==> inputs of run B <==
==> flow/design.v (excerpt) <==
module cpu(clock,reset,imem_addr,imem_data,dmem_addr,dmem_we,dmem_wdata,dmem_rdata);
make LEC_CHECK=0 ABC_AREA=1 CAP_MARGIN=20 CELL_PAD_IN_SITES_GLOBAL_PLACEMENT=2 CORE_MARGIN=2 CORE_UTILIZATION=40 GPL_ROUTABILITY_DRIVEN=0 MAX_ROUTING_LAYER=met4 MIN_ROUTING_LAYER=met2 SETUP_SLACK_MARGIN=1.42 SLEW_MARGIN=35 finish   # period 8.0 ns
run.sh (not shown) runs the stock make flow with config.mk's settings and CLKGATE_MAP_FILE=.
==> run D (differences from run B) <==
CAP_MARGIN = 10   (was 20)
CELL_PAD_IN_SITES_DETAIL_PLACEMENT = 0   (was not set)
CELL_PAD_IN_SITES_GLOBAL_PLACEMENT = not set   (was 2)
CORE_ASPECT_RATIO = 1.14   (was not set)
CORE_UTILIZATION = 71   (was 40)
CTS_CLUSTER_DIAMETER = 103   (was not set)
CTS_CLUSTER_SIZE = 20   (was not set)
GPL_ROUTABILITY_DRIVEN = 1   (was 0)
GPL_TIMING_DRIVEN = 1   (was not set)
HOLD_SLACK_MARGIN = -0.09   (was not set)
MAX_ROUTING_LAYER = not set   (was met4)
MIN_ROUTING_LAYER = not set   (was met2)
PLACE_DENSITY_LB_ADDON = 0.29   (was not set)
SETUP_SLACK_MARGIN = 0.57   (was 1.42)
SLEW_MARGIN = 20   (was 35)
TNS_END_PERCENT = 55   (was not set)
==> flow/constraint.sdc (replaced) <==
create_clock -name core_clock -period 4.0 [get_ports {clock}]
set_input_delay 0.8000 -clock core_clock [delete_from_list [all_inputs] [get_ports {clock}]]
set_output_delay 0.8000 -clock core_clock [all_outputs]
set_load 0.01 [all_outputs]
==> run H (differences from run B) <==
CAP_MARGIN = 10   (was 20)
CELL_PAD_IN_SITES_DETAIL_PLACEMENT = 0   (was not set)
CELL_PAD_IN_SITES_GLOBAL_PLACEMENT = not set   (was 2)
CORE_UTILIZATION = 70   (was 40)
CTS_CLUSTER_DIAMETER = 103   (was not set)
CTS_CLUSTER_SIZE = 20   (was not set)
GPL_ROUTABILITY_DRIVEN = 1   (was 0)
GPL_TIMING_DRIVEN = 1   (was not set)
HOLD_SLACK_MARGIN = -0.09   (was not set)
MAX_ROUTING_LAYER = not set   (was met4)
MIN_ROUTING_LAYER = not set   (was met2)
PLACE_DENSITY_LB_ADDON = 0.29   (was not set)
SETUP_SLACK_MARGIN = not set   (was 1.42)
SLEW_MARGIN = 20   (was 35)
TNS_END_PERCENT = 55   (was not set)
==> flow/constraint.sdc (replaced) <==
create_clock -name core_clock -period 4.0 [get_ports {clock}]
set_input_delay 0.8000 -clock core_clock [delete_from_list [all_inputs] [get_ports {clock}]]
set_output_delay 0.8000 -clock core_clock [all_outputs]
set_load 0.01 [all_outputs]
==> run P (differences from run B) <==
CELL_PAD_IN_SITES_DETAIL_PLACEMENT = 1   (was not set)
GPL_TIMING_DRIVEN = 0   (was not set)
HOLD_SLACK_MARGIN = 0.18   (was not set)
MIN_ROUTING_LAYER = met1   (was met2)
SETUP_SLACK_MARGIN = 0.24   (was 1.42)
==> flow/constraint.sdc (replaced) <==
create_clock -name core_clock -period 10.1 [get_ports {clock}]
set_input_delay 2.0200 -clock core_clock [delete_from_list [all_inputs] [get_ports {clock}]]
set_output_delay 2.0200 -clock core_clock [all_outputs]
set_load 0.01 [all_outputs]
==> results <==
item	run B	run P	run D	run H
Outcome	no timing/DRC/antenna violations	no timing/DRC/antenna violations	did not finish	no timing/DRC/antenna violations
Last stage reached	-	-	global routing (5_1_grt)	-
Inverter tally of the final layout excluding the clock network	293	293	-	293
Cell type with the highest occurrence count on the critical path	nand2_1	a21oi_1	-	-
Vias after detailed routing	20700	15900	-	15800
Area of the die	42600 µm²	42600 µm²	24300 µm²	24700 µm²
Overall power consumption	4240 µW	3290 µW	-	6750 µW
Antenna violation net count after detailed routing	0	0	-	0
CP endpoint kind	register	register	-	register
Share of power burned in registers	0.401	0.408	-	0.501
Hold endpoint	mem.membus[31]	mem.membus[28]	-	mem.membus[30]
Post-Route Skew	0.0238 ns	0.0199 ns	-	0.0361 ns
P_comb	742 µW	614 µW	-	1440 µW
Final Hold Violation Tally	0	0	-	0
Worst-path maximum fanout	35	10	-	21
Clock network power share	0.424	0.406	-	0.286
Number of cells traversed by the worst hold path	2	2	-	2
Worst r2r dst	fetch.pc[11]	alu.exbus[29]	-	fetch.pc[10]
Relative area of clock buffers and inverters in the final design	0.0682	0.0623	-	0.0303
Pre-CTS setup slack	2.03 ns	4.73 ns	0.144 ns	0.0121 ns
No activity file was given, so power comes from the tool's default toggle rates.
